$ cat flow/run.sh
#!/bin/bash
# the make line also repeats each setting of config.mk as NAME=value (left out here)
make -C /OpenROAD-flow-scripts/flow DESIGN_CONFIG=/design/flow/config.mk WORK_HOME=/design/flow/orfs CLKGATE_MAP_FILE= finish
$ cat flow/design.v
module flip_flop(output reg Q, output Q_n, input D, input Clr, Clk, Enable, input CE);
	assign Q_n = ~Q;
	always @ (posedge Clk, negedge Clr)
		 if(!Clr) Q <= 1'b0;
		 else if(CE & Enable) Q <= D;
endmodule
module flip_flop_t(output reg Q, output Q_n, input T, input Clr, Clk, Enable, input CE, Rst_n);
	assign Q_n = ~Q;
	always @ (posedge Clk, negedge Rst_n)
		 if(!Rst_n) Q <= 1'b0;
		 else if(!Clr) Q <= 1'b0;
		 else if(CE & Enable & T) Q <= ~Q;
		 else Q <= Q;
endmodule
module register_2bits(output reg [1:0] Q, output [1:0] Q_n, input [1:0] D, input Clr, Clk, Enable, input CE, Rst_n);
	assign Q_n = ~Q;
	always @ (posedge Clk, negedge Rst_n)
		 if(!Rst_n) Q <= 2'b00;
		 else if(!Clr) Q <= 2'b00;
		 else if(CE & Enable) Q <= D;
endmodule
module register_13bits(output reg [12:0] Q, output [12:0] Q_n, input [12:0] D, input Clr, Clk, Enable, input CE, Rst_n);
	assign Q_n = ~Q;
	always @ (posedge Clk, negedge Rst_n)
		 if(!Rst_n) Q <= 13'b0000000000000;
		 else if(!Clr) Q <= 13'b0000000000000;
		 else if(CE & Enable) Q <= D;
endmodule
module counter_0_1(output reg COUNT, input IN_0, input LD, Up, Clr, Clk, Enable, input CE, Rst_n);
	always @ (posedge Clk, negedge Rst_n)
		if (~Rst_n) COUNT <= 1'b0;
		else if (~Clr) COUNT <= 1'b0;
		else if (CE & LD & Enable) begin
			COUNT <= IN_0;
		end
		else if (CE & Up & Enable) begin
			COUNT <= COUNT + 1'b1;
		end
endmodule
module counter_0_2(output reg [1:0] COUNT, input IN_1, IN_0, input LD, Up, Clr, Clk, Enable, input CE, Rst_n);
	always @ (posedge Clk, negedge Rst_n)
		if (~Rst_n) COUNT <= 2'b00;
		else if (~Clr) COUNT <= 2'b00;
		else if (CE & LD & Enable) begin
			COUNT[0] <= IN_0;
			COUNT[1] <= IN_1;
		end
		else if (CE & Up & Enable) begin
			if(COUNT==2'b10) COUNT <= 2'b00;
			else COUNT <= COUNT + 2'b01;
		end
endmodule
module counter_0_3(output reg [1:0] COUNT, input IN_1, IN_0, input LD, Up, Clr, Clk, Enable, input CE, Rst_n);
	always @ (posedge Clk, negedge Rst_n)
		if (~Rst_n) COUNT <= 2'b00;
		else if (~Clr) COUNT <= 2'b00;
		else if (CE & LD & Enable) begin
			COUNT[0] <= IN_0;
			COUNT[1] <= IN_1;
		end
		else if (CE & Up & Enable) begin
			if(COUNT==2'b11) COUNT <= 2'b00;
			else COUNT <= COUNT + 2'b01;
		end
endmodule
module counter_0_3_display(output reg [1:0] COUNT, input IN_1, IN_0, input LD, Up, Clr, Clk, Enable, input CE, Rst_n);
	always @ (posedge Clk, negedge Rst_n)
		if (~Rst_n) COUNT <= 2'b00;
		else if (~Clr) COUNT <= 2'b00;
		else if (CE & LD & Enable) begin
			COUNT[0] <= IN_0;
			COUNT[1] <= IN_1;
		end
		else if (CE & Up & Enable) begin
			if(COUNT==2'b11) COUNT <= 2'b00;
			else COUNT <= COUNT + 2'b01;
		end
endmodule
module counter_0_5(output reg [2:0] COUNT, input IN_2, IN_1, IN_0, input LD, Up, Clr, Clk, Enable, input CE, Rst_n);
	always @ (posedge Clk, negedge Rst_n)
		if (~Rst_n) COUNT <= 3'b000;
		else if (~Clr) COUNT <= 3'b000;
		else if (CE & LD & Enable) begin
			COUNT[0] <= IN_0;
			COUNT[1] <= IN_1;
			COUNT[2] <= IN_2;
		end
		else if (CE & Up & Enable) begin
			if(COUNT==3'b101) COUNT <= 3'b000;
			else COUNT <= COUNT + 3'b001;
		end
endmodule
module counter_0_6(output reg [2:0] COUNT, input IN_2, IN_1, IN_0, input LD, Up, Clr, Clk, Enable, input CE, Rst_n);
	always @ (posedge Clk, negedge Rst_n)
		if (~Rst_n) COUNT <= 3'b000;
		else if (~Clr) COUNT <= 3'b000;
		else if (CE & LD & Enable) begin
			COUNT[0] <= IN_0;
			COUNT[1] <= IN_1;
			COUNT[2] <= IN_2;
		end
		else if (CE & Up & Enable) begin
			if(COUNT==3'b110) COUNT <= 3'b000;
			else COUNT <= COUNT + 3'b001;
		end
endmodule
module counter_0_9(output reg [3:0] COUNT, input IN_3, IN_2, IN_1, IN_0, input LD, Up, Clr, Clk, Enable, input CE, Rst_n);
	always @ (posedge Clk, negedge Rst_n)
		if (~Rst_n) COUNT <= 4'b0000;
		else if (~Clr) COUNT <= 4'b0000;
		else if (CE & LD & Enable) begin
			COUNT[0] <= IN_0;
			COUNT[1] <= IN_1;
			COUNT[2] <= IN_2;
			COUNT[3] <= IN_3;
		end
		else if (CE & Up & Enable) begin
			if(COUNT==4'b1001) COUNT <= 4'b0000;
			else COUNT <= COUNT + 4'b0001;
		end
endmodule
module counter_0_23(output reg [4:0] COUNT, input IN_4, IN_3, IN_2, IN_1, IN_0, input LD, Up, Clr, Clk, Enable, input CE, Rst_n);
	always @ (posedge Clk, negedge Rst_n)
		if (~Rst_n) COUNT <= 5'b00000;
		else if (~Clr) COUNT <= 5'b00000;
		else if (CE & LD & Enable) begin
			COUNT[0] <= IN_0;
			COUNT[1] <= IN_1;
			COUNT[2] <= IN_2;
			COUNT[3] <= IN_3;
			COUNT[4] <= IN_4;
		end
		else if (CE & Up & Enable) begin
			if(COUNT==5'b10111) COUNT <= 5'b00000;
			else COUNT <= COUNT + 5'b00001;
		end
endmodule
module counter_16bits(output reg [15:0] COUNT, input Clr, Clk, CE, Rst_n);
	always @ (posedge Clk, negedge Rst_n)
		if (~Rst_n) COUNT <= 16'b0000000000000000;
		else if (~Clr) COUNT <= 16'b0000000000000000;
		else if (CE) COUNT <= COUNT + 16'b0000000000000001;
endmodule
module frequency_converter(output Y,input clock,input reset);
	reg elapsed;
	reg [25:0] state;
	always @(posedge clock, negedge reset)
		if (reset == 0) state <= 0;
		else if (state == 7) state <= 0;
		else state <= state + 1;
	always @(state)
		if (state == 7) elapsed = 1;
		else elapsed = 0;
	assign Y = elapsed;
endmodule
module frequency_converter_display(output Y,input clock,input reset, input CE);
	reg elapsed;
	reg [25:0] state;
	always @(posedge clock, negedge reset)
		if (reset == 0) state <= 0;
		else if (~CE) state <= state;
		else if (state == 250) state <= 0;
		else state <= state + 1;
	always @(state)
		if (state == 250) elapsed = 1;
		else elapsed = 0;
	assign Y = elapsed;
endmodule
module decoder_4bits(output reg [3:0] Y, input [1:0] S, input enable);
	always @ (S, enable)
		begin		
			if(enable)
				case(S)
					2'b00: Y = 4'b0001;
					2'b01: Y = 4'b0010;
					2'b10: Y = 4'b0100;
					2'b11: Y = 4'b1000;
				endcase
			else
				Y = 4'b0000;
		end
endmodule
module decoder_8bits(output reg [7:0] Y, input [2:0] S, input enable);
	always @ (S, enable)
		begin		
			if(enable)
				case(S)
					3'b000: Y = 8'b00000001;
					3'b001: Y = 8'b00000010;
					3'b010: Y = 8'b00000100;
					3'b011: Y = 8'b00001000;
					3'b100: Y = 8'b00010000;
					3'b101: Y = 8'b00100000;
					3'b110: Y = 8'b01000000;
					3'b111: Y = 8'b10000000;
				endcase
			else
				Y = 8'b00000000;
		end
endmodule
module hour_decoder(output reg A, AM_PM, output reg [3:0] B, input [4:0] H);
	always @ (H)
		begin
			A <= (~H[4] & ~H[3] & ~H[2] & ~H[1] & ~H[0]) | (H[3] & ~H[2] & H[1]) | (H[4] & H[2] & H[1]) | (H[3] & H[2] & ~H[1] & ~H[0]);
			B[3] <= (H[3] & ~H[2] & ~H[1]) | (H[4] & H[2] & ~H[1]);
			B[2] <= (H[4] & ~H[2]) | (~H[4] & ~H[3] & H[2]);
			B[1] <= (~H[4] & ~H[3] & ~H[2] & ~H[1] & ~H[0]) | (~H[3] & ~H[2] & H[1]) | (~H[4] & H[2] & H[1]) + (H[3] & H[2] & ~H[1] & ~H[0]);
			B[0] <= H[0];
			AM_PM <= (~H[4] & ~H[3]) | (~H[4] & ~H[2]);
		end
endmodule
module segment_7_dec (output reg [6:0] display, input [3:0] bcd, input enable);
always @* begin
	if(enable) begin
  		case(bcd)
  		4'b0000: display = 7'b1111110;
  		4'b0001: display = 7'b0110000;
  		4'b0010: display = 7'b1101101;
  		4'b0011: display = 7'b1111001;
  		4'b0100: display = 7'b0110011;
  		4'b0101: display = 7'b1011011;
  		4'b0110: display = 7'b1011111;
  		4'b0111: display = 7'b1110000;
  		4'b1000: display = 7'b1111111;
  		4'b1001: display = 7'b1111011;
  		4'b1010: display = 7'b1110111;
  		4'b1011: display = 7'b0011111;
  		4'b1100: display = 7'b1001110;
  		4'b1101: display = 7'b0111101;
  		4'b1110: display = 7'b1001111;
  		4'b1111: display = 7'b1000111;
  		default: display = 7'b0000000; 
  		endcase
  	end
  	else display = 7'b0000000;
end
endmodule
module mux_2x1_12bits(output reg [11:0] Y, input S, input [11:0] I1, I0);
	always @ (S, I1, I0)
		if(S) Y = I1;
		else Y = I0;
endmodule
module mux_2x1_13bits(output reg [12:0] Y, input S, input [12:0] I1, I0);
	always @ (S, I1, I0)
		if(S) Y = I1;
		else Y = I0;
endmodule
module mux_2x1_16bits(output reg [15:0] Y, input S, input [15:0] I1, I0);
	always @ (S, I1, I0)
		if(S) Y = I1;
		else Y = I0;
endmodule
module mux_4x1_7bits(output reg[6:0] Y, input[1:0] S, input[6:0] I3, I2, I1, I0);
	always @ (S, I3, I2, I1, I0)
		if(S[1] && S[0]) Y = I3;
		else if(S[1]) Y = I2;
		else if(S[0]) Y = I1;
		else Y = I0;
endmodule
module mux_4x1_8bits(output reg[7:0] Y, input[1:0] S, input[7:0] I3, I2, I1, I0);
	always @ (S, I3, I2, I1, I0)
		if(S[1] && S[0]) Y = I3;
		else if(S[1]) Y = I2;
		else if(S[0]) Y = I1;
		else Y = I0;
endmodule
module mux_4x1_13bits(output reg[12:0] Y, input[1:0] S, input[12:0] I3, I2, I1, I0);
	always @ (S, I3, I2, I1, I0)
		if(S[1] && S[0]) Y = I3;
		else if(S[1]) Y = I2;
		else if(S[0]) Y = I1;
		else Y = I0;
endmodule
module mux_8x1_13bits(output [12:0] Y, input [2:0] S, input[12:0] I7, I6, I5, I4, I3, I2, I1, I0);
	wire [1:0] S_2;
	assign S_2[1] = S[1];
	assign S_2[0] = S[0];
	wire [12:0] A1;
	wire [12:0] A2;
	mux_4x1_13bits mux1 (A1, S_2, I3, I2, I1, I0);
	mux_4x1_13bits mux2 (A2, S_2, I7, I6, I5, I4);
	mux_2x1_13bits mux3 (Y, S[2], A2, A1);
endmodule
module comparator_13bits(output reg EQ, input wire [12:0] A, input wire [12:0] B);
	always @* begin
    	if (A==B) begin
        	EQ <= 1'b1;
    	end
      	else begin
        	EQ <= 1'b0;
      	end
    end
endmodule
module comparators_module( output AA, input [2:0] CD, input [12:0] CT, Q_r6, Q_r5, Q_r4, Q_r3, Q_r2, Q_r1, Q_r0);
	wire [12:0] mux_out;
	mux_8x1_13bits mux1 (mux_out, CD, Q_r6, Q_r6, Q_r5, Q_r4, Q_r3, Q_r2, Q_r1, Q_r0);			
	comparator_13bits comp1 (AA, CT, mux_out);
endmodule
module blinker(output reg B1, output reg [2:0] E, input [1:0] CW, CW1, S, input BLINK);
	always @* begin
		B1 <= (S[1] & S[0]) & ~CW[1];
		E[2] <= (S[1] & BLINK) & ((~S[0]) & CW1[1] & (~CW1[0]) | (S[0] & (~CW[1]) & (~CW[0])));
		E[1] <= (BLINK | (~S[1]) | S[0] | CW1[1] | (~CW1[0])) & (BLINK | (~S[1]) | (~S[0]) | CW[1] | (~CW[0])) & (BLINK + (~S[1]) | (~S[0]) | (~CW[1]) | (~CW[0]));
		E[0] <= (BLINK | (~S[1]) | S[0] | CW1[1] | (CW1[0])) & ((~S[1]) | (~S[0]) | CW[1] | (~CW[0])) &  ((~S[1]) | (~S[0]) | CW[1] | CW[0]) & (BLINK + (~S[1]) | (~S[0]) | (~CW[1]) | CW[0]);
	end
endmodule
module control_unit_1(output reg LD_DAY_TIME, LD_O_F, SS0, INCR, UPC, Clear, SS1, Load, Clear_St, Load_SS, input Next, SetTime, Up, SetAlarm, Count, SetDay, AlarmSet, Clk, Reset, CE);
	wire A, A_neg, B, B_neg, C, C_neg, D, D_neg;
	supply1 Vcc;
	reg Da, Db, Dc, Dd;
	flip_flop flipflopA (A, A_neg, Da, Reset, Clk, Vcc, CE);
	flip_flop flipflopB (B, B_neg, Db, Reset, Clk, Vcc, CE);
	flip_flop flipflopC (C, C_neg, Dc, Reset, Clk, Vcc, CE);
	flip_flop flipflopD (D, D_neg, Dd, Reset, Clk, Vcc, CE);
	always @* begin
		Da <= (A_neg & B_neg & D) | (~Next & ~Count & A_neg & C & D_neg) | ((A & B & C_neg) & (Up | (~Up & AlarmSet & SetDay)) | (SetAlarm & A & B & D) | (A & B & C_neg & D) | (Up & A_neg & B & C_neg & D_neg));
		Db = (A_neg & ((~SetTime) | B | D_neg)) | (A & (B_neg | (C_neg & ( Up | ((~Up)&(~AlarmSet)) | ((~Up)& (~SetDay) & AlarmSet) | D))));
		Dc <= (A_neg & C_neg & Next) | ((A_neg & C)&(Next | (~Next) & (~Count))) | (A_neg & B_neg & D) | (A_neg & C & D);
		Dd <= (A_neg & B_neg & D) | (A_neg & B & C_neg & Next) | (A & B & C) | (A_neg & B & C_neg & D_neg);
		SS0 <= A & B_neg & C_neg & D;
		SS1 <= (A & B_neg & D) | (A_neg & B_neg & C_neg & D_neg);
		INCR <= A & B & C_neg & D;
		Clear <= A_neg & B_neg & C_neg & D_neg;
		UPC <= A_neg & B & C & D;
		Load <= A & B & C & D_neg;
		LD_DAY_TIME <= A & B_neg & C & D;
		Clear_St <= A & B & C & D;
		Load_SS <= (A_neg & B_neg & C_neg & D_neg) | (A_neg & B_neg & C_neg & D) | (A & B_neg & D);
		LD_O_F <= A & B_neg & C_neg;
	end
endmodule
module control_unit_2(output reg EN_SNZ, EN_STOP, Sound, input C0, CS0, AA, Snooze, Stop, Mute, Clk, Reset, CE);
	wire A, A_neg, B, B_neg, C, C_neg;
	supply1 Vcc;
	reg Da, Db, Dc;
	flip_flop flipflopA (A, A_neg, Da, Reset, Clk, Vcc, CE);
	flip_flop flipflopB (B, B_neg, Db, Reset, Clk, Vcc, CE);
	flip_flop flipflopC (C, C_neg, Dc, Reset, Clk, Vcc, CE);
	always @* begin
		Da <= (~Stop & C) | (Snooze & A & B) | (~CS0 & A & B_neg) | (A & C);
		Db <= (~C0 & A_neg & B) | (A_neg & C);
		Dc <= (~Mute & AA & A_neg & B_neg & C_neg) | (CS0 & A & C_neg) | (A & B);
		Sound <= (A_neg & B_neg & C) | (A & B & C_neg);
		EN_SNZ <= A & B_neg & C;
		EN_STOP <= A_neg & B_neg & C;
	end
endmodule
module circuit(output [1:0] CW1, CW, S, output reg AlarmSet, SetDay, CS0, C0, LD_R, LD_CT, LD_TIME, Count, TOF, ID, IH, IM , input Load, CClr, UPC, SS0, SS1, Load_SS, INCR, EN_SNZ, EN_STOP, Clk, CE, Rst_n);
	supply1 Vcc;
	supply0 Gnd;
	wire [1:0] S_neg;
	wire [15:0] clock_out;
	wire [15:0] clock_out_2;
	wire and_out_1;
	wire and_out_2;
	and (and_out_1, clock_out[15],clock_out[14],clock_out[13],~clock_out[12],clock_out[11],~clock_out[10],clock_out[9],~clock_out[8],~clock_out[7],clock_out[6],clock_out[5],~clock_out[4], ~clock_out[3], ~clock_out[2], ~clock_out[1], ~clock_out[0]);
	and (and_out_2, clock_out_2[9], clock_out_2[8], clock_out_2[7], clock_out_2[6], clock_out_2[5], (~clock_out_2[4]), clock_out_2[3], (~clock_out_2[2]), (~clock_out_2[1]), (~clock_out_2[0]));
	wire [1:0] reg_out;
	register_2bits reg_SS (reg_out, S_neg, {SS1,SS0}, Vcc, Clk , Load_SS, CE, Rst_n);	
	assign S = reg_out;
	counter_0_3 counter_SA (CW, Gnd, Gnd, Gnd, Vcc, (~CClr), Clk, (UPC & S[1] & S[0]), CE, Rst_n);
	counter_0_2 counter_ST (CW1, Gnd, Gnd, Gnd, Vcc, (~CClr), Clk, (UPC & S[1] & (~S[0])), CE, Rst_n);
	counter_16bits counter_snz (clock_out, (~(EN_SNZ | CClr)) , Clk, CE, Rst_n);
	counter_16bits counter_stop (clock_out_2, (~(EN_STOP | CClr)), Clk, CE, Rst_n);
	always @* begin
		CS0 <= clock_out[10];
		C0 <= clock_out_2[9];
		SetDay <= S[1] & S[0] & ~CW[1] & ~CW[0];
		TOF <= S[1] & S[0] & ~CW[1] & CW[0] & INCR;
		ID <= (S[1] & INCR) & ((~S[0] & CW1[1] & ~CW1[0]) | (S[0] & ~CW[1] & ~CW[0]));
		IH <= (S[1] & INCR) & ((~S[0] & ~CW1[1] & CW1[0]) | (S[0] & CW[1] & CW[0]));
		IM <= (S[1] & INCR) & ((~S[0] & ~CW1[1] & ~CW1[0]) | (S[0] & CW[1] & ~CW[0]));
		Count <= (CW1[1] | CW1[0] | CW[1] | CW[0]);
		LD_R <= (S[1] & S[0] & Load);
		LD_CT <= (S[1] & ~S[0] & Load);
		AlarmSet <= (S[1] & S[0]);
		LD_TIME <= (S[1] & S[0] & UPC & ~CW[1] & CW[0]);
	end
endmodule
module registers_module(output [12:0] Q_r6, Q_r5, Q_r4, Q_r3, Q_r2, Q_r1, Q_r0, input [2:0] STO, input [12:0] data, input Clr, Clk, LD_R, input CE, Rst_n);
		supply1 Vcc;
		wire [7:0] RE;
		decoder_8bits decoder (RE, STO, Vcc);
		wire [12:0] Q_nr0;
		register_13bits r0 (Q_r0, Q_nr0, data, ~Clr, Clk, LD_R & RE[0], CE, Rst_n);
		wire [12:0] Q_nr1;
		register_13bits r1 (Q_r1, Q_nr1, data, ~Clr, Clk, LD_R & RE[1], CE, Rst_n);
		wire [12:0] Q_nr2;
		register_13bits r2 (Q_r2, Q_nr2, data, ~Clr, Clk, LD_R & RE[2], CE, Rst_n);
		wire [12:0] Q_nr3;
		register_13bits r3 (Q_r3, Q_nr3, data, ~Clr, Clk, LD_R & RE[3], CE, Rst_n);
		wire [12:0] Q_nr4;
		register_13bits r4 (Q_r4, Q_nr4, data, ~Clr, Clk, LD_R & RE[4], CE, Rst_n);
		wire [12:0] Q_nr5;
		register_13bits r5 (Q_r5, Q_nr5, data, ~Clr, Clk, LD_R & RE[5], CE, Rst_n);
		wire [12:0] Q_nr6;
		register_13bits r6 (Q_r6, Q_nr6, data, ~Clr, Clk, LD_R & RE[6], CE, Rst_n);
endmodule
module current_time_module(output [14:0] CTO, input [14:0] CTI, input LD_CT, Clr_CT, Clk, EN_CT, input CE, Rst_n);
	supply1 Vcc;
	wire [15:0] clock_out;
	wire and_out_1;
	and (and_out_1, clock_out[9], clock_out[8], clock_out[7], clock_out[6], clock_out[5], (~clock_out[4]), clock_out[3], (~clock_out[2]), (~clock_out[1]), (~clock_out[0]));
	wire and_out_1_temp;
	and (and_out_1_temp, clock_out[9], clock_out[8], clock_out[7], clock_out[6], clock_out[5], (~clock_out[4]), ~clock_out[3], clock_out[2], clock_out[1], clock_out[0]);
	wire count_16_clr;
	or(count_16_clr, LD_CT, Clr_CT, and_out_1);
	counter_16bits clock (clock_out, ~count_16_clr, Clk, CE, Rst_n);
	wire or_clk_1;
	or (or_clk_1, and_out_1_temp, LD_CT);
	wire [3:0] min_out_1;
	counter_0_9 min_1 (min_out_1, CTI[3], CTI[2], CTI[1], CTI[0], LD_CT, Vcc, ~Clr_CT, Clk, or_clk_1, CE, Rst_n);
	wire and_out_2;
	wire min_out_1_neg_3, min_out_1_neg_2, min_out_1_neg_1, min_out_1_neg_0;
	not (min_out_1_neg_3, min_out_1[3]);
	not (min_out_1_neg_2, min_out_1[2]);
	not (min_out_1_neg_1, min_out_1[1]);
	not (min_out_1_neg_0, min_out_1[0]);
	and (and_out_2, min_out_1[3], min_out_1_neg_2, min_out_1_neg_1, min_out_1[0], and_out_1_temp);
	wire or_clk_2;
	or (or_clk_2, and_out_2, LD_CT);
	wire [2:0] min_out_2;
	counter_0_5 min_2 (min_out_2, CTI[6], CTI[5], CTI[4], LD_CT, Vcc, ~Clr_CT, Clk, or_clk_2, CE, Rst_n);
	wire and_out_3;
	wire min_out_2_neg_2, min_out_2_neg_1, min_out_2_neg_0;
	not (min_out_2_neg_2, min_out_2[2]);
	not (min_out_2_neg_1, min_out_2[1]);
	not (min_out_2_neg_0, min_out_2[0]);
	and (and_out_3, min_out_2[2], min_out_2_neg_1, min_out_2[0], and_out_2);
	wire or_clk_3;
	or (or_clk_3, and_out_3, LD_CT);
	wire [4:0] hour_out;
	counter_0_23 hour (hour_out, CTI[11], CTI[10], CTI[9], CTI[8], CTI[7], LD_CT, Vcc, ~Clr_CT, Clk, or_clk_3, CE, Rst_n);
	wire and_out_4;
	wire hour_out_neg_4, hour_out_neg_3, hour_out_neg_2, hour_out_neg_1, hour_out_neg_0;
	not (hour_out_neg_4, hour_out[4]);
	not (hour_out_neg_3, hour_out[3]);
	not (hour_out_neg_2, hour_out[2]);
	not (hour_out_neg_1, hour_out[1]);
	not (hour_out_neg_0, hour_out[0]);
	and (and_out_4, hour_out[4], hour_out_neg_3,hour_out[2], hour_out[1], hour_out[0], and_out_3);
	wire or_clk_4;
	or (or_clk_4, and_out_4, LD_CT);
	wire [2:0] days_out;
	counter_0_6 days (days_out, CTI[14], CTI[13], CTI[12], LD_CT, Vcc, ~Clr_CT, Clk, or_clk_4, CE, Rst_n);
	assign CTO[0] = min_out_1[0];
	assign CTO[1] = min_out_1[1];
	assign CTO[2] = min_out_1[2];
	assign CTO[3] = min_out_1[3];
	assign CTO[4] = min_out_2[0];
	assign CTO[5] = min_out_2[1];
	assign CTO[6] = min_out_2[2];
	assign CTO[7] = hour_out[0];
	assign CTO[8] = hour_out[1];
	assign CTO[9] = hour_out[2];
	assign CTO[10] = hour_out[3];
	assign CTO[11] = hour_out[4];
	assign CTO[12] = days_out[0];
	assign CTO[13] = days_out[1];
	assign CTO[14] = days_out[2];	
endmodule
module set_time_module(output [15:0] STO, input [14:0] CTI, input [12:0] Q_r6, Q_r5, Q_r4, Q_r3, Q_r2, Q_r1, Q_r0, input CLEAR, TOF, S0, LD_ID, CLEAR_ST, LD_DAY, LD_TIME, EN_ST, IH, IM, LD_O_F, Clk, input CE, Rst_n);
	wire [12:0] mux_out;
	mux_8x1_13bits mux1 (mux_out, STO[14:12], Q_r6, Q_r6, Q_r5, Q_r4, Q_r3, Q_r2, Q_r1, Q_r0);
	wire [11:0] mux_2_out;
	mux_2x1_12bits mux2 (mux_2_out, S0, mux_out[11:0], CTI[11:0]);
	supply1 Vcc;
	wire on_off_out;
	counter_0_1 counter_on_off(on_off_out, mux_out[12],  LD_O_F, Vcc, (~CLEAR), Clk, (LD_O_F | TOF), CE, Rst_n);
	assign STO[15] = on_off_out;
	wire or_t_d;
	or (or_t_d, LD_TIME, LD_DAY);
	wire or_clear_clr_st;
	or (or_clear_clr_st, CLEAR, CLEAR_ST);
	wire or_clk_1;
	or (or_clk_1, or_t_d, IM);
	wire [3:0] min_out_1;
	counter_0_9 min_1 (min_out_1, mux_2_out[3], mux_2_out[2], mux_2_out[1], mux_2_out[0], or_t_d, Vcc, (~or_clear_clr_st), Clk, or_clk_1, CE, Rst_n);
	assign STO[3:0] = min_out_1[3:0];
	wire and_out_2;
	wire min_out_1_neg_3, min_out_1_neg_2, min_out_1_neg_1, min_out_1_neg_0;
	not (min_out_1_neg_3, min_out_1[3]);
	not (min_out_1_neg_2, min_out_1[2]);
	not (min_out_1_neg_1, min_out_1[1]);
	not (min_out_1_neg_0, min_out_1[0]);
	and (and_out_2, min_out_1[3], min_out_1_neg_2, min_out_1_neg_1, min_out_1[0], IM);
	wire or_clk_2;
	or (or_clk_2, or_t_d, and_out_2);
	wire [2:0] min_out_2;
	counter_0_5 min_2 (min_out_2, mux_2_out[6], mux_2_out[5], mux_2_out[4], or_t_d, Vcc, (~or_clear_clr_st), Clk, or_clk_2, CE, Rst_n);
	assign STO[6:4] = min_out_2[2:0];
	wire clock_hour;
	or (clock_hour, or_t_d, IH);
	wire [4:0] hour_out;
	counter_0_23 hour (hour_out, mux_2_out[11], mux_2_out[10], mux_2_out[9], mux_2_out[8], mux_2_out[7], or_t_d, Vcc, (~or_clear_clr_st), Clk, clock_hour, CE, Rst_n);
	assign STO[11:7] = hour_out[4:0];
	wire clock_day;
	or (clock_day, LD_ID, LD_DAY);
	wire [2:0] days_out;
	counter_0_6 days (days_out, CTI[14], CTI[13], CTI[12], LD_DAY, Vcc,  (~or_clear_clr_st), Clk, clock_day, CE, Rst_n);
	assign STO[14:12] = days_out[2:0];
endmodule
module display_module(output [6:0] out3, out2, out1, out0, days, output AM, PM, DBlink, input [1:0] S, CW, CW1, input [14:0] CT, input [15:0] ST,  input Clr, Clk, CE, Rst_n);
	supply1 Vcc;
	wire conv_out;
	frequency_converter_display conv (conv_out, Clk, Rst_n, CE);
	wire BLINK, toogle_out_neg;
	flip_flop_t toggle(BLINK, toogle_out_neg, conv_out, (~Clr), Clk, Vcc, CE, Rst_n);
	wire B1;
	wire [2:0] E;
	blinker blink(B1, E, CW, CW1, S, BLINK);
	assign DBlink = E[2];
	wire [15:0] mux_out;
	mux_2x1_16bits mux1 (mux_out, S[1], ST, {CT[14],CT});		
	wire [7:0] DEC_OUT;
	decoder_8bits decoder (DEC_OUT, mux_out[14:12], Vcc);
	assign days = DEC_OUT[6:0];	
	wire A, AM_PM;
	wire [3:0] B;
	hour_decoder hour_dec(A, AM_PM, B, mux_out[11:7]);
	assign AM = AM_PM;
	assign PM = ~AM_PM;
	wire [6:0] out_1_temp;
	segment_7_dec segment_7_1 (out_1_temp, {1'b0, mux_out[6:4]}, E[0]);
	assign out1 = out_1_temp;
	wire [6:0] out_0_temp;
	segment_7_dec segment_7_0 (out_0_temp, mux_out[3:0], E[0]);
	assign out0 = out_0_temp;
	wire [7:0] activate, deactivate;
	assign activate = 8'b10101100;
	assign deactivate = 8'b11011110;
	wire [7:0] mux_hours_out;
	mux_4x1_8bits mux_hour (mux_hours_out, {B1, mux_out[15]}, activate, deactivate, {3'b000, A, B[3:0]}, {3'b000, A, B[3:0]});
	wire [6:0] out_3_temp;
	segment_7_dec segment_7_3 (out_3_temp, mux_hours_out[7:4], E[1]);
	assign out3 = out_3_temp;
	wire [6:0] out_2_temp;
	segment_7_dec segment_7_2 (out_2_temp, mux_hours_out[3:0], E[1]);
	assign out2 = out_2_temp;
endmodule
module datapath(output [6:0] display, days, output [3:0] segment, output am, pm, dblink, Sound, Vcc_out, input Next, Up, SetTime, SetAlarm, Snooze, Stop, Mute, Clr, Clk_sys);
	supply1 Vcc;
	supply0 Gnd;
	assign Vcc_out = Vcc;
	wire Clk, tick;
	assign Clk = Clk_sys;
	frequency_converter conv (tick, Clk_sys, Clr);
	wire [6:0] hours1, hours0, mins1, mins0;
	wire LD_DAY_TIME, LD_O_F, SS0, INCR, UPC, Clear, SS1, Load, Clear_St, Load_SS;
	wire Count, SetDay, AlarmSet;
	control_unit_1 cu1(LD_DAY_TIME, LD_O_F, SS0, INCR, UPC, Clear, SS1, Load, Clear_St, Load_SS, Next, SetTime, Up, SetAlarm, Count, SetDay, AlarmSet, Clk, Clr, tick);
	wire EN_SNZ, EN_STOP;
	wire C0, CS0, AA;
	control_unit_2 cu2(EN_SNZ, EN_STOP, Sound, C0, CS0, AA, Snooze, Stop, Mute, Clk, Clr, tick);
	wire [1:0] CW1, CW, S;
	wire LD_R, LD_CT, LD_TIME, TOF, ID, IH, IM;
	circuit cir (CW1, CW, S, AlarmSet, SetDay, CS0, C0, LD_R, LD_CT, LD_TIME, Count, TOF, ID, IH, IM, Load, Clear, UPC, SS0, SS1, Load_SS, INCR, EN_SNZ, EN_STOP, Clk, tick, Clr);
	wire [12:0] Q_r0, Q_r1, Q_r2, Q_r3, Q_r4, Q_r5, Q_r6;
	wire [15:0] STO;
	registers_module reg_module (Q_r6, Q_r5, Q_r4, Q_r3, Q_r2, Q_r1, Q_r0, STO[14:12], {STO[15], STO[11:0]}, Clear, Clk, LD_R, tick, Clr);	
	wire [14:0] CTO;
	comparators_module comp_module (AA, CTO[14:12], {1'b1,CTO[11:0]} , Q_r6, Q_r5, Q_r4, Q_r3, Q_r2, Q_r1, Q_r0);
	current_time_module ct_module (CTO, STO[14:0], LD_CT, Clear, Clk, Vcc, tick, Clr);	
	supply1 EN_ST;
	set_time_module set_time(STO, CTO, Q_r6, Q_r5, Q_r4, Q_r3, Q_r2, Q_r1, Q_r0, Clear, TOF, S[0], ID, Clear_St, LD_DAY_TIME, LD_TIME, EN_ST, IH, IM, LD_O_F, Clk, tick, Clr);
	wire [6:0] days_temp;
	display_module display_mod(hours1, hours0, mins1, mins0, days_temp, am, pm, dblink, S, CW, CW1, CTO, STO, Clear, Clk, tick, Clr);
	assign days[0] =  days_temp[0] & (~dblink);
	assign days[1] =  days_temp[1] & (~dblink);
	assign days[2] =  days_temp[2] & (~dblink);
	assign days[3] =  days_temp[3] & (~dblink);
	assign days[4] =  days_temp[4] & (~dblink);
	assign days[5] =  days_temp[5] & (~dblink);
	assign days[6] =  days_temp[6] & (~dblink);
	wire[1:0] count_out;
	counter_0_3_display counter (count_out, Vcc, Vcc, Gnd, Vcc, Vcc, Clk, Vcc, tick, Clr);
	wire[3:0] dec_out;
	decoder_4bits dec_display(dec_out, count_out, Vcc);
	assign segment = ~dec_out;
	wire[6:0] mux_display_o;
	mux_4x1_7bits mux_display(mux_display_o, count_out, hours1, hours0, mins1, mins0);
	assign display = ~mux_display_o;
endmodule
$ cat flow/config.mk
export PLATFORM = sky130hd
export DESIGN_NAME = datapath
export DESIGN_NICKNAME = datapath
export VERILOG_FILES = /design/flow/design.v
export SDC_FILE = /design/flow/constraint.sdc
export NUM_CORES = 4
export LEC_CHECK = 0
export CAP_MARGIN = 40
export CORE_MARGIN = 2
export CORE_UTILIZATION = 72
export CTS_CLUSTER_DIAMETER = 28
export CTS_CLUSTER_SIZE = 19
export PLACE_DENSITY_LB_ADDON = 0.01
export SETUP_SLACK_MARGIN = 1.18
export SLEW_MARGIN = 20
$ cat flow/constraint.sdc
create_clock -name core_clock -period 4.68 [get_ports {Clk_sys}]
set_input_delay 0.9360 -clock core_clock [delete_from_list [all_inputs] [get_ports {Clk_sys}]]
set_output_delay 0.9360 -clock core_clock [all_outputs]
set_load 0.01 [all_outputs]
==> run summary, run 1 <==
run results: # DRC=0, pre-CTS setup slack=391.7 ps, Fill cells=1006, port bufs=30, flip-flops with a built-in enable=0, post-synthesis cell area=14130 um^2, Hold Buf Count CTS=0, CP startpoint kind=flip-flop, relative slew slack=39.71%, critical path buffer and inverter count=3, antenna violations before repair=0, Cells after Synth=1531, Die H=144.1 um, switching part of the total=37.47%, area share, top type=39.14%, final hold vios=0, area of the multi-input gates=8257 um^2, power density over the cells=556.5 nW/um^2, Nets=1606, mux cell area share after synthesis=16.92%, Worst Setup End Kind=primary output, H-tree depth=2, Setup violations, final=0, Crit Path Class=reg2out, clk latency late pin=540 ps, yosys simple share=19.35%, comb pwr=0.00313 W, vias per std cell=6.879, Max-Cap Viols=0, CTS tree=yes, register area=5537 um^2, Routed Antenna Nets=0, largest net degree at the start of global routing=132, final wirelength=42550 um, Setup Skew=19.88 ps, critical path required time=3740 ps, Layout area overhead=19.78%, worst vdd ir=0.0004087 V, total tool warning count=50, FP Util=73.08%, depth of the most critical reg-to-reg path=8, comb area leader=simple AND/OR/NAND/NOR gates, Adder Share, Synth=3.011%, end point of the critical path=display[6], Yosys warning count=30, via count=12844, Worst Tran Pin Value=896.1 ps, most frequent cell after synthesis=dfrtp_1, Post-Syn Area per Cell=9.229 um^2, Seq. pwr=0.00262 W, Fmax=0.2354 GHz, Worst path depth=9, CP peak stage delay=530 ps, Synth cell types=76, grt ovf=0, Crit-path slowest cell=dfrtp_4, part of the power in registers=27.8%, vias in the first global route=12925, P_int=0.005890 W, TritonRoute pass-1 iters=6, status=finished clean, FFs w/ async S/R, synth=100.0%, Complex Gates by Area=12.22%, RSZ-0062 raised after global routing=yes, crit path DAT=3310 ps, r2r setup slk=1480 ps, Top Consumer=the clock network, antenna cells=0, Logic pwr share=33.2%, Synth flops=221, Cell area leaders=dfrtp_1 39%, mux2i_1 11%, nor2_1 5.4%, die area=20760 um^2, Setup TNS=0 ps, CP startpoint=cir.reg_SS.Q[1], critical register-to-register path startpoint=conv.state[0], xor/xnor share=4.773%, Routed wire per std cell=22.79 um, M1 wire length=16180 um, maximum buffer depth of the clock tree=3, Util after Layout=87.54%, gpl congestion=0.9793, core area=19330 um^2, syn nets=1574, WL met2=19960 um, DR iter-0 viols=1463, Max Fanout on Critical Path=26, Clk. pwr=0.00367 W, metal3 WL=4429 um, Slew Limit Fails=0, Leakage=7.905 nW, Final min period=4249 ps, reg-to-reg endpoint=reg_module.r5.Q[1], Reg clk slew, reported paths=50 ps, CTS buffer count=51, ys flop type=dfrtp_1, hpwl dp=24750 um, Rows=51, All-Layer GR Usage=41.51%, Synth area leader=dfrtp_1, top layer in use=met4, Clk pwr share=39.0%, first-pass GRT wire length=67730 um, root buffer cell=clkbuf_16, Worst Hold Class=in2async, top post-synthesis cells by count=221 x dfrtp_1, 202 x nor2_1, 159 x mux2i_1, slack of the critical path=431.4 ps, crit-path cells=buf_6 -> buf_12 -> and3b_1 -> a21oi_1 -> nand2_1 -> and3_1 -> a2111oi_4 -> o31ai_2 -> clkbuf_2, Synth Seq Share=39.14%, family with the most delay on the worst path=AND-OR/OR-AND gates, Die Width=144.1 um, Yosys Instances=1531, Chip Area, Yosys=14130 um^2, final period utilization=90.78%, CTS Sinks=221, I/O pins=32, P_sw=0.003529 W
layer usage:
| metal | track usage, % | vias to the layer above |
|---|---|---|
| met5 | 0 | - |
| met4 | 20.64 | 0 |
| met3 | 8.874 | 198 |
| met2 | 66.29 | 847 |
| met1 | 54.06 | 6235 |
| li1 | - | 5564 |
stage by stage:
stage	instance area, um^2	hold WS (ps)	power, W	std cells
after floorplan	14210	437.0	0.004451	1531
after global placement	14660	466.1	0.005265	1746
after detailed placement	14730	468.5	0.005338	1751
after CTS	16730	481.3	0.009115	1862
after global routing	16930	276.1	0.009775	1867
final	16930	260.5	0.009418	1867
area by class of cell:
class,count,share of cell area [%]
clock buffer,64,8.250
clock inverter,28,2.314
inverter,41,0.9093
multi-input combinational,1152,48.78
sequential,221,32.71
tap,265,1.959
timing repair buffer,96,5.071
repair_timing:
item / CTS / global route
endpoints found under the hold margin: 0 / 0
setup endpoints to repair: 14 / 12
pin swaps: 13 / 14
gates resized: 57 / 37
setup buffers: 19 / 2
==> inputs of run 2 (changes only) <==
CAP_MARGIN = 20   (was 40)
CORE_UTILIZATION = 40   (was 72)
CTS_CLUSTER_DIAMETER = not set   (was 28)
CTS_CLUSTER_SIZE = not set   (was 19)
PLACE_DENSITY_LB_ADDON = not set   (was 0.01)
SETUP_SLACK_MARGIN = not set   (was 1.18)
clock period = 20.0 ns   (was 4.68 ns; I/O delays follow)
==> run summary, run 2 <==
run results: die area=36840 um^2, CP startpoint kind=flip-flop, antenna violations before repair=0, comb pwr=0.000613 W, CP startpoint=cir.reg_SS.Q[1], # DRC=0, total tool warning count=46, crit path DAT=4330 ps, final period utilization=41.63%, Top Consumer=registers, Synth area leader=dfrtp_1, family with the most delay on the worst path=AND-OR/OR-AND gates, relative slew slack=25.75%, yosys simple share=19.35%, Rows=68, I/O pins=32, xor/xnor share=4.773%, root buffer cell=clkbuf_16, H-tree depth=1, end point of the critical path=display[3], comb area leader=simple AND/OR/NAND/NOR gates, Routed Antenna Nets=0, Post-CTS Resized=0, Final min period=8327 ps, final wirelength=37720 um, flip-flops with a built-in enable=0, power density over the cells=109.5 nW/um^2, P_int=0.001019 W, slack of the critical path=11670 ps, maximum buffer depth of the clock tree=3, Fmax=0.1201 GHz, depth of the most critical reg-to-reg path=6, P_sw=0.0006816 W, Fill cells=3293, critical register-to-register path startpoint=cu1.flipflopB.Q, hold_sp=conv.state[25], Synth flops=221, critical path buffer and inverter count=2, DR iter-0 viols=1048, via count=11356, CTS tree=yes, Layout area overhead=9.935%, grt ovf=0, switching part of the total=40.09%, Hold Buf Count CTS=0, Yosys warning count=30, crit-path cells=buf_4 -> mux2_2 -> nor2_1 -> nand2_1 -> a21oi_1 -> a31oi_1 -> mux2_2 -> ha_1 -> nor2_1 -> a31oi_1 -> o21ai_0 -> a2111oi_0 -> o41ai_1 -> clkdlybuf4s50_1, Synth Seq Share=39.14%, Worst Setup End Kind=primary output, Setup TNS=0 ps, status=finished clean, Crit-path slowest cell=clkdlybuf4s50_1, vias per std cell=5.785, post-synthesis cell area=14130 um^2, ys flop type=dfrtp_1, CTS buffer count=25, Post-CTS Setup Inserts=0, Adder Share, Synth=3.011%, first-pass GRT wire length=60510 um, pre-CTS setup slack=12260 ps, mux cell area share after synthesis=16.92%, total power=0.001700 W, Max Fanout on Critical Path=45, Seq. pwr=0.000619 W, Yosys Instances=1531, Cell area leaders=dfrtp_1 39%, mux2i_1 11%, nor2_1 5.4%, largest net degree at the start of global routing=90, core area=34630 um^2, port bufs=30, part of the power in registers=36.4%, Worst Hold Class=reg2reg, Synth cell types=76, antenna cells=0, Chip Area, Yosys=14130 um^2, FFs w/ async S/R, synth=100.0%, Die Width=192.0 um, Worst Tran Pin Value=1114 ps, Reg clk slew, reported paths=60 ps, gpl congestion=0.8609, Leakage=7.112 nW, Worst Hold Path Cells=1, Min-Delay Endpoint=conv.state[25], syn nets=1574, vias in the first global route=10706, Complex Gates by Area=12.22%, Crit Path Class=reg2out, critical path required time=16000 ps, area share, top type=39.14%, RSZ-0062 raised after global routing=no, Post-Syn Area per Cell=9.229 um^2, All-Layer GR Usage=20.71%, CP peak stage delay=500 ps, Nets=1534, final hold vios=0, hpwl dp=24390 um, Die H=192.0 um, worst vdd ir=0.00006771 V, Clk pwr share=27.5%, Clk. pwr=0.000468 W, Routed wire per std cell=19.22 um, Setup Skew=13.68 ps, CTS Sinks=221, Worst path depth=14, Logic pwr share=36.1%, Placed Cells=1918, TritonRoute pass-1 iters=6, top post-synthesis cells by count=221 x dfrtp_1, 202 x nor2_1, 159 x mux2i_1, reg-to-reg endpoint=set_time.min_2.COUNT[0], r2r setup slk=16600 ps, Slew Limit Fails=0, most frequent cell after synthesis=dfrtp_1, FP Util=40.80%, clk latency late pin=540 ps, Cells after Synth=1531, Non-Filler Instances=1963, Setup violations, final=0, Max-Cap Viols=0
## run 2: metrics by stage
stage | util [%] | hold WS [ps] | area, um^2
after global routing | 44.86 | 503.8 | 15530
after detailed placement | 42.40 | 464.6 | 14680
after CTS | 44.80 | 479.1 | 15510
after global placement | 42.37 | 466.6 | 14670
after floorplan | - | 437.0 | 14130
final | 44.86 | 474.0 | 15530
## run 2: final cells by class
cell class                 instances  area, um^2  area share [%]
tap                              455       569.3           3.665
inverter                          41       153.9          0.9907
clock inverter                     8       96.34          0.6202
timing repair buffer              50       466.7           3.004
sequential                       221        5534           35.63
clock buffer                      36       737.0           4.744
multi-input combinational       1152        7976           51.35
## run 2: per-layer routing
layer | up-vias | part of all wire [%] | track usage, %
li1 | 5411 | - | -
met1 | 5567 | 47 | 29.00
met2 | 314 | 46 | 33.03
met3 | 64 | 5.0 | 3.380
met4 | 0 | 2.6 | 5.917
met5 | - | 0 | 0
==> inputs of run 3 (changes only) <==
CAP_MARGIN = 0   (was 20)
CORE_ASPECT_RATIO = 0.9   (was not set)
CORE_UTILIZATION = 72   (was 40)
CTS_CLUSTER_DIAMETER = 38   (was not set)
CTS_CLUSTER_SIZE = 19   (was not set)
HOLD_SLACK_MARGIN = 0.29   (was not set)
MAX_ROUTING_LAYER = met4   (was not set)
PLACE_DENSITY_LB_ADDON = 0.01   (was not set)
SETUP_SLACK_MARGIN = 1.2   (was not set)
SLEW_MARGIN = 10   (was 20)
clock period = 4.68 ns   (was 20.0 ns; I/O delays follow)
==> run summary, run 3 <==
run results: Seq. pwr=0.00269 W, Complex Gates by Area=12.22%, critical path buffer and inverter count=3, Hold Buf Count CTS=0, crit path DAT=3200 ps, TritonRoute pass-1 iters=5, mux cell area share after synthesis=16.92%, xor/xnor share=4.773%, Slew Limit Fails=0, comb pwr=0.00298 W, r2r setup slk=1280 ps, Max Fanout on Critical Path=7, Setup violations, final=0, critical path required time=3740 ps, total power=0.007912 W, status=finished clean, part of the power in registers=34.0%, Die Width=151.7 um, Cells after Synth=1531, FFs w/ async S/R, synth=100.0%, Synth Seq Share=39.14%, Fmax=0.2416 GHz, port bufs=30, yosys simple share=19.35%, worst vdd ir=0.0003563 V, total tool warning count=51, grt ovf=0, Util after Layout=83.84%, Final min period=4138 ps, Crit Path Class=reg2out, CTS Sinks=221, critical register-to-register path startpoint=conv.state[0], pre-CTS setup slack=394.3 ps, die area=20760 um^2, I/O pins=32, FP Util=73.52%, CP startpoint kind=flip-flop, comb area leader=simple AND/OR/NAND/NOR gates, ys flop type=dfrtp_1, hpwl dp=24950 um, vias in the first global route=11934, CTS buffer count=29, Worst path depth=13, final period utilization=88.43%, Post-Syn Area per Cell=9.229 um^2, Leakage=7.499 nW, Worst Setup End Kind=primary output, Die H=136.9 um, post-route cell area=16110 um^2, Setup TNS=0 ps, Synth area leader=dfrtp_1, slack of the critical path=541.6 ps, via count=12202, Synth cell types=76, Clk. pwr=0.00224 W, switching part of the total=41.28%, DR iter-0 viols=1100, syn nets=1574, antenna violations before repair=0, flip-flops with a built-in enable=0, H-tree depth=1, Reg clk slew, reported paths=60 ps, root buffer cell=clkbuf_16, core area=19220 um^2, clk latency late pin=570 ps, CTS tree=yes, Layout area overhead=14.04%, Worst Hold Class=in2async, depth of the most critical reg-to-reg path=7, top post-synthesis cells by count=221 x dfrtp_1, 202 x nor2_1, 159 x mux2i_1, Yosys Instances=1531, Nets=1589, most frequent cell after synthesis=dfrtp_1, family with the most delay on the worst path=AND-OR/OR-AND gates, vias per std cell=6.708, Crit-path slowest cell=dfrtp_2, Top Consumer=combinational logic, Adder Share, Synth=3.011%, gpl congestion=0.9379, Routed wire per std cell=21.47 um, power density over the cells=491.1 nW/um^2, Setup Skew=29.95 ps, first-pass GRT wire length=61900 um, Cell area leaders=dfrtp_1 39%, mux2i_1 11%, nor2_1 5.4%, maximum buffer depth of the clock tree=3, P_int=0.004646 W, Max-Cap Viols=0, Logic pwr share=37.6%, end point of the critical path=display[3], final hold vios=0, Synth flops=221, Worst Tran Pin Value=1214 ps, relative slew slack=19.07%, Fill cells=1100, Chip Area, Yosys=14130 um^2, Routed Antenna Nets=0, largest net degree at the start of global routing=112, final wirelength=39060 um, RSZ-0062 raised after global routing=yes, post-synthesis cell area=14130 um^2, Rows=48, P_sw=0.003266 W, CP startpoint=cir.reg_SS.Q[1], antenna cells=0, reg-to-reg endpoint=reg_module.r5.Q[1], Yosys warning count=30, Clk pwr share=28.4%, area post-placement=14670 um^2, # DRC=0, area share, top type=39.14%, CP peak stage delay=480 ps, crit-path cells=mux2_4 -> nor2_4 -> nand2_2 -> a21oi_2 -> a31oi_2 -> mux2_4 -> ha_4 -> buf_6 -> buf_6 -> a21oi_4 -> a2111oi_4 -> o41ai_2 -> buf_2, All-Layer GR Usage=38.97%
run 3: final cells by class:
cell class	instances	area [um^2]	share of cell area, %
multi-input combinational	1152	8262	51.27
sequential	221	5542	34.39
timing repair buffer	101	854.6	5.304
clock buffer	32	757.0	4.698
tap	250	312.8	1.941
clock inverter	22	231.5	1.437
inverter	41	153.9	0.9551
run 3: per-stage QoR:
step,instances,hold WS (ps)
after detailed placement,1735,471.1
final,1819,403.9
after CTS,1808,483.1
after global placement,1735,459.2
after floorplan,1531,437.0
after global routing,1819,503.8
run 3: timing repair:
action / in CTS / in global routing
gates resized: 76 / 17
endpoints found under the setup margin: 16 / 16
setup buffers: 19 / 11
cloned: 0 / 0
pin swaps: 21 / 13
run 3: per-layer routing:
metal | wire (um) | track usage, % | share of wire (%)
met5 | 0 | - | 0
met3 | 3412 | 7.833 | 8.7
met2 | 18000 | 59.51 | 46
met1 | 15900 | 51.24 | 41
met4 | 1746 | 16.51 | 4.5
==> inputs of run 4 (changes only) <==
CAP_MARGIN = 20   (was 0)
CORE_ASPECT_RATIO = not set   (was 0.9)
CORE_UTILIZATION = 66   (was 72)
CTS_CLUSTER_DIAMETER = not set   (was 38)
CTS_CLUSTER_SIZE = not set   (was 19)
HOLD_SLACK_MARGIN = not set   (was 0.29)
MAX_ROUTING_LAYER = not set   (was met4)
PLACE_DENSITY_LB_ADDON = not set   (was 0.01)
SETUP_SLACK_MARGIN = 2.88   (was 1.2)
SLEW_MARGIN = 20   (was 10)
clock period = 10.1 ns   (was 4.68 ns; I/O delays follow)
==> run summary, run 4 <==
run results: Post-Syn Area per Cell=9.229 um^2, FFs w/ async S/R, synth=100.0%, family with the most delay on the worst path=AND-OR/OR-AND gates, critical register-to-register path startpoint=conv.state[22], I/O pins=32, Post-CTS Setup Inserts=0, Die Width=150.3 um, CTS tree=yes, final wirelength=36810 um, total power=0.003301 W, Cells after Synth=1531, Leakage=7.053 nW, clk latency late pin=530 ps, post-route cell area=15200 um^2, area post-placement=14430 um^2, syn nets=1574, RSZ-0062 raised after global routing=no, xor/xnor share=4.773%, top post-synthesis cells by count=221 x dfrtp_1, 202 x nor2_1, 159 x mux2i_1, Chip Area, Yosys=14130 um^2, Synth flops=221, hpwl dp=24070 um, crit path DAT=4600 ps, worst vdd ir=0.0001614 V, end point of the critical path=display[6], Post-CTS Resized=0, yosys simple share=19.35%, hold_sp=conv.state[25], Adder Share, Synth=3.011%, comb pwr=0.00122 W, critical path required time=8080 ps, maximum buffer depth of the clock tree=3, via count=11667, final period utilization=65.56%, Complex Gates by Area=12.22%, Synth Seq Share=39.14%, Worst path depth=10, die area=22590 um^2, CTS Sinks=221, Max Fanout on Critical Path=45, Slew Limit Fails=0, Routed Antenna Nets=0, vias per std cell=6.569, Hold Buf Count CTS=0, reg-to-reg endpoint=reg_module.r3.Q[0], relative slew slack=19.45%, comb area leader=simple AND/OR/NAND/NOR gates, Yosys warning count=30, Fmax=0.1510 GHz, r2r setup slk=6150 ps, Min-Delay Endpoint=conv.state[25], Worst Hold Class=reg2reg, CTS buffer count=25, Setup violations, final=0, Worst Hold Path Cells=1, H-tree depth=1, part of the power in registers=36.9%, antenna cells=0, Routed wire per std cell=20.73 um, Layout area overhead=7.571%, Logic pwr share=37.0%, area share, top type=39.14%, All-Layer GR Usage=33.05%, Nets=1531, ys flop type=dfrtp_1, post-synthesis cell area=14130 um^2, vias in the first global route=11280, Clk. pwr=0.000861 W, root buffer cell=clkbuf_16, Top Consumer=registers, grt ovf=0, Cell area leaders=dfrtp_1 39%, mux2i_1 11%, nor2_1 5.4%, CP peak stage delay=980 ps, depth of the most critical reg-to-reg path=7, Clk pwr share=26.1%, Max-Cap Viols=0, total tool warning count=50, Setup TNS=0 ps, core area=21020 um^2, critical path buffer and inverter count=1, port bufs=30, Rows=53, Crit-path slowest cell=dfrtp_2, Die H=150.3 um, crit-path cells=mux2i_1 -> nand2_1 -> a21oi_1 -> a31oi_1 -> mux2_2 -> ha_1 -> o31a_1 -> a2111oi_0 -> o31ai_1 -> clkdlybuf4s50_1, most frequent cell after synthesis=dfrtp_1, final hold vios=0, mux cell area share after synthesis=16.92%, FP Util=67.22%, Fill cells=1564, # DRC=0, antenna violations before repair=0, TritonRoute pass-1 iters=6, P_int=0.001966 W, CP startpoint kind=flip-flop, switching part of the total=40.45%, status=finished clean, DR iter-0 viols=1008, Setup Skew=17.59 ps, Reg clk slew, reported paths=50 ps, Final min period=6621 ps, Synth cell types=76, Worst Tran Pin Value=1208 ps, P_sw=0.001335 W, first-pass GRT wire length=59270 um, largest net degree at the start of global routing=114, Yosys Instances=1531, flip-flops with a built-in enable=0, gpl congestion=0.9131, Worst Setup End Kind=primary output, Synth area leader=dfrtp_1, Crit Path Class=reg2out, CP startpoint=cir.reg_SS.Q[1], power density over the cells=217.2 nW/um^2, Seq. pwr=0.00122 W
-- run 4: final cells by class --
class | instances | area [um^2] | share of cell area [%]
well taps | 275 | 344.1 | 2.264
inverters | 41 | 153.9 | 1.013
clock inverters | 5 | 52.55 | 0.3457
flip-flops and latches | 221 | 5534 | 36.41
multi-input cells | 1152 | 7975 | 52.47
repair buffers | 47 | 436.7 | 2.873
clock buffers | 35 | 703.2 | 4.626
-- run 4: metrics by stage --
step	hold slack [ps]	setup WS, ps	util [%]	std cells
6_report	474.4	3479	72.31	1776
3_3_place_gp	461.5	4093	68.66	1735
4_1_cts	480.5	3523	72.25	1775
5_1_grt	506.7	3236	72.31	1776
3_5_place_dp	469.1	4094	68.66	1735
2_1_floorplan	437.0	4887	-	1531
-- run 4: layer usage --
layer	global-route usage (%)	up-vias	share of wire [%]
li1	-	5397	-
met1	46.54	5732	43
met2	52.61	453	46
met3	5.212	85	6.9
met4	10.90	0	3.3
met5	0	-	0
==> inputs of run 5 (changes only) <==
CAP_MARGIN = 0   (was 20)
CORE_ASPECT_RATIO = 0.87   (was not set)
CORE_UTILIZATION = 72   (was 66)
CTS_CLUSTER_DIAMETER = 28   (was not set)
CTS_CLUSTER_SIZE = 32   (was not set)
HOLD_SLACK_MARGIN = -0.09   (was not set)
MAX_ROUTING_LAYER = met4   (was not set)
PLACE_DENSITY_LB_ADDON = 0.01   (was not set)
SETUP_SLACK_MARGIN = 1.38   (was 2.88)
clock period = 4.69 ns   (was 10.1 ns; I/O delays follow)
==> run summary, run 5 <==
run results: status=finished clean, largest net degree at the start of global routing=111, slack of the critical path=485.1 ps, comb area leader=simple AND/OR/NAND/NOR gates, Synth flops=221, mux cell area share after synthesis=16.92%, final wirelength=44630 um, TritonRoute pass-1 iters=7, Max Fanout on Critical Path=7, power density over the cells=547.1 nW/um^2, reg-to-reg endpoint=set_time.min_2.COUNT[2], # DRC=0, FFs w/ async S/R, synth=100.0%, Adder Share, Synth=3.011%, Reg clk slew, reported paths=50 ps, Worst Setup End Kind=primary output, core area=19110 um^2, total tool warning count=53, Leakage=7.903 nW, first-pass GRT wire length=71220 um, Synth Seq Share=39.14%, critical register-to-register path startpoint=cu1.flipflopB.Q, Routed Antenna Nets=0, antenna violations before repair=0, switching part of the total=38.30%, post-route cell area=16850 um^2, gpl congestion=0.9428, Slew Limit Fails=0, Die Width=154.2 um, Cells after Synth=1531, yosys simple share=19.35%, Logic pwr share=33.6%, Nets=1607, critical path buffer and inverter count=6, DR iter-0 viols=1746, die area=20760 um^2, CP peak stage delay=470 ps, Hold Buf Count CTS=0, CTS tree=yes, area post-placement=14600 um^2, Setup Skew=43.49 ps, Yosys warning count=30, top post-synthesis cells by count=221 x dfrtp_1, 202 x nor2_1, 159 x mux2i_1, relative slew slack=35.73%, Setup TNS=0 ps, crit-path cells=buf_8 -> mux2i_2 -> nand2_4 -> a21oi_2 -> a31oi_2 -> buf_4 -> buf_6 -> mux2i_4 -> buf_6 -> buf_4 -> ha_2 -> o21ai_2 -> a221oi_2 -> o31ai_1 -> buf_2, root buffer cell=clkbuf_16, Worst path depth=15, Worst Tran Pin Value=955.3 ps, depth of the most critical reg-to-reg path=6, Synth cell types=76, vias in the first global route=13112, Chip Area, Yosys=14130 um^2, post-synthesis cell area=14130 um^2, most frequent cell after synthesis=dfrtp_1, pre-CTS setup slack=255.3 ps, hpwl dp=24820 um, H-tree depth=2, syn nets=1574, Complex Gates by Area=12.22%, Post-Syn Area per Cell=9.229 um^2, xor/xnor share=4.773%, CP startpoint=cir.reg_SS.Q[1], end point of the critical path=display[2], CTS Sinks=221, Top Consumer=the clock network, Worst Hold Class=in2async, r2r setup slk=1520 ps, Clk pwr share=37.4%, RSZ-0062 raised after global routing=yes, Max-Cap Viols=0, final period utilization=89.66%, Fill cells=853, Cell area leaders=dfrtp_1 39%, mux2i_1 11%, nor2_1 5.4%, worst vdd ir=0.0005332 V, port bufs=30, clk latency late pin=560 ps, area share, top type=39.14%, critical path required time=3750 ps, Yosys Instances=1531, Synth area leader=dfrtp_1, vias per std cell=7.146, I/O pins=32, grt ovf=0, Rows=47, P_int=0.005688 W, Layout area overhead=19.26%, CP startpoint kind=flip-flop, crit path DAT=3270 ps, CTS buffer count=45, Crit Path Class=reg2out, flip-flops with a built-in enable=0, Fmax=0.2378 GHz, antenna cells=0, Seq. pwr=0.00267 W, Die H=134.7 um, Routed wire per std cell=24.19 um, All-Layer GR Usage=44.45%, FP Util=73.93%, Crit-path slowest cell=dfrtp_2, via count=13185, maximum buffer depth of the clock tree=3, P_sw=0.003531 W, ys flop type=dfrtp_1, comb pwr=0.00310 W, Clk. pwr=0.00345 W, Setup violations, final=0, Final min period=4205 ps, final hold vios=0, part of the power in registers=28.9%, family with the most delay on the worst path=buffers and inverters
[run 5: layer usage]
layer  vias up  share of wire, %  track usage, %
met5         -                 0               -
met4         0               5.9           21.24
met1      6309                38           56.93
li1       5563                 -               -
met2      1021                46           68.81
met3       292                11           8.954
[run 5: area by class of cell]
type                       count  area, um^2  area share, %
clock buffer                  59        1290          7.655
clock inverter                24       346.6          2.057
inverter                      41       153.9         0.9133
multi-input combinational   1152        8290          49.20
sequential                   221        5547          32.91
tap                          245       306.5          1.819
timing repair buffer         103       917.1          5.443
[run 5: metrics by stage]
stage | utilization [%] | hold WS, ps | power [W] | instances
floorplan | - | 437.0 | 0.004441 | 1531
global placement | 76.39 | 458.3 | 0.005231 | 1721
detailed placement | 76.39 | 462.2 | 0.005303 | 1721
CTS | 86.92 | 485.7 | 0.008963 | 1829
global route | 88.17 | 522.4 | 0.009525 | 1845
finish | 88.17 | 405.8 | 0.009219 | 1845
[run 5: timing repair]
action,4_1_cts,5_1_grt
endpoints found under the setup margin,23,52
cloned,1,0
endpoints found under the hold margin,0,0
buffers inserted,24,15
gates resized,85,39
pin swaps,11,12
==> inputs of run 6 (changes only) <==
ABC_AREA = 1   (was not set)
CAP_MARGIN = 20   (was 0)
CORE_ASPECT_RATIO = not set   (was 0.87)
CORE_UTILIZATION = 68   (was 72)
CTS_CLUSTER_DIAMETER = not set   (was 28)
CTS_CLUSTER_SIZE = 97   (was 32)
HOLD_SLACK_MARGIN = not set   (was -0.09)
MAX_ROUTING_LAYER = not set   (was met4)
PLACE_DENSITY = 0.38   (was not set)
PLACE_DENSITY_LB_ADDON = not set   (was 0.01)
SETUP_SLACK_MARGIN = not set   (was 1.38)
clock period = 6.25 ns   (was 4.69 ns; I/O delays follow)
==> run summary, run 6 <==
run results: Yosys warning count=30, Die H=149.8 um, antenna violations before repair=0, maximum buffer depth of the clock tree=3, Fmax=0.2074 GHz, crit-path cells=o21ai_0 -> nand2_1 -> nand2_1 -> nand4_1 -> nand3_1 -> nand2_1 -> inv_1 -> ha_1 -> inv_1 -> o21ai_0 -> nand2_1 -> nand3_1 -> nand3_1 -> nand2_1 -> clkdlybuf4s50_1, FFs w/ async S/R, synth=100.0%, CTS buffer count=25, Setup Skew=22.81 ps, part of the power in registers=32.5%, Clk. pwr=0.00151 W, H-tree depth=1, Crit-path slowest cell=dfrtp_2, port bufs=30, Routed Antenna Nets=0, depth of the most critical reg-to-reg path=15, r2r setup slk=2870 ps, final wirelength=41310 um, reg-to-reg endpoint=cu2.flipflopC.Q, Synth area leader=dfrtp_1, mux cell area share after synthesis=0%, end point of the critical path=display[3], area of the multi-input gates=7572 um^2, Reg clk slew, reported paths=60 ps, CP peak stage delay=630 ps, I/O pins=32, xor/xnor share=2.364%, Routed wire per std cell=18.07 um, antenna cells=0, critical path required time=5000 ps, Chip Area, Yosys=14450 um^2, Layout area overhead=7.872%, P_int=0.003317 W, Synth cell types=61, relative slew slack=26.27%, Complex Gates by Area=17.71%, Post-CTS Resized=0, hold_sp=conv.state[0], vias in the first global route=13104, pre-CTS setup slack=1614 ps, Non-Filler Instances=2286, status=finished clean, final hold vios=0, Leakage=7.149 nW, register area=5532 um^2, Max-Cap Viols=0, Worst Hold Path Cells=1, root buffer cell=clkbuf_16, Setup violations, final=0, Final min period=4822 ps, Seq. pwr=0.00188 W, family with the most delay on the worst path=simple AND/OR/NAND/NOR gates, vias per std cell=6.142, Max Fanout on Critical Path=37, Fill cells=1724, hpwl dp=27870 um, comb area leader=simple AND/OR/NAND/NOR gates, ys flop type=dfrtp_1, # DRC=0, switching part of the total=42.53%, comb pwr=0.00239 W, clk latency late pin=550 ps, die area=22430 um^2, most frequent cell after synthesis=nand2_1, slack of the critical path=1428 ps, Min-Delay Endpoint=conv.state[0], All-Layer GR Usage=37.02%, RSZ-0062 raised after global routing=no, Synth flops=221, CP startpoint=cir.reg_SS.Q[1], top post-synthesis cells by count=511 x nand2_1, 221 x dfrtp_1, 215 x inv_1, Worst Tran Pin Value=1104 ps, Worst path depth=15, flip-flops with a built-in enable=0, Crit Path Class=reg2out, via count=14040, CTS tree=yes, Rows=53, Top Consumer=combinational logic, FP Util=68.95%, CP startpoint kind=flip-flop, crit path DAT=3570 ps, Worst Hold Class=reg2reg, critical path buffer and inverter count=3, Adder Share, Synth=2.944%, Clk pwr share=26.1%, Placed Cells=2247, yosys simple share=29.31%, core area=20960 um^2, post-synthesis cell area=14450 um^2, Setup TNS=0 ps, most frequent CP cell=nand2_1, total tool warning count=50, Cells after Synth=2003, Cell area leaders=dfrtp_1 38%, nand2_1 13%, nand3_1 6.0%, Post-CTS Setup Inserts=0, TritonRoute pass-1 iters=6, first-pass GRT wire length=66040 um, syn nets=2046, area share, top type=38.28%, gpl congestion=0.9706, Die Width=149.8 um, Slew Limit Fails=0, power density over the cells=370.3 nW/um^2, CTS Sinks=221, Worst Setup End Kind=primary output, Yosys Instances=2003, largest net degree at the start of global routing=133, critical register-to-register path startpoint=ct_module.days.COUNT[1], P_sw=0.002455 W, Logic pwr share=41.3%, Hold Buf Count CTS=0, Synth Seq Share=38.28%, final period utilization=77.16%, grt ovf=0, Post-Syn Area per Cell=7.213 um^2, worst vdd ir=0.0002392 V, DR iter-0 viols=1200, Nets=2042
[run 6: layout make-up]
| cell class | count | area share [%] |
|---|---|---|
| Inverter | 234 | 5.668 |
| Clock inverter | 8 | 0.8671 |
| Multi-Input combinational cell | 1472 | 48.59 |
| Clock buffer | 31 | 4.416 |
| Tap cell | 275 | 2.208 |
| Sequential cell | 221 | 35.49 |
| Timing Repair Buffer | 45 | 2.762 |
[run 6: metrics by stage]
| stage | util, % | hold WS [ps] | cell area [um^2] | power [W] |
|---|---|---|---|---|
| 5_1_grt | 74.37 | 464.8 | 15580 | 0.006099 |
| 3_5_place_dp | 70.43 | 451.5 | 14760 | 0.004206 |
| 4_1_cts | 74.36 | 459.8 | 15580 | 0.005702 |
| 6_report | 74.37 | 457.3 | 15580 | 0.005772 |
| 2_1_floorplan | - | 432.2 | 14450 | 0.003442 |
| 3_3_place_gp | 70.43 | 448.4 | 14760 | 0.004140 |
[run 6: per-layer routing]
| metal | GRT usage, % | wire length (um) | up-vias |
|---|---|---|---|
| met5 | 0 | 0 | - |
| met4 | 17.08 | 2140 | 0 |
| met3 | 7.378 | 3957 | 161 |
| met2 | 59.82 | 18710 | 687 |
| met1 | 48.27 | 16510 | 6536 |
| li1 | - | - | 6656 |
Power figures rest on the tool's default switching activity, not on a simulated workload.
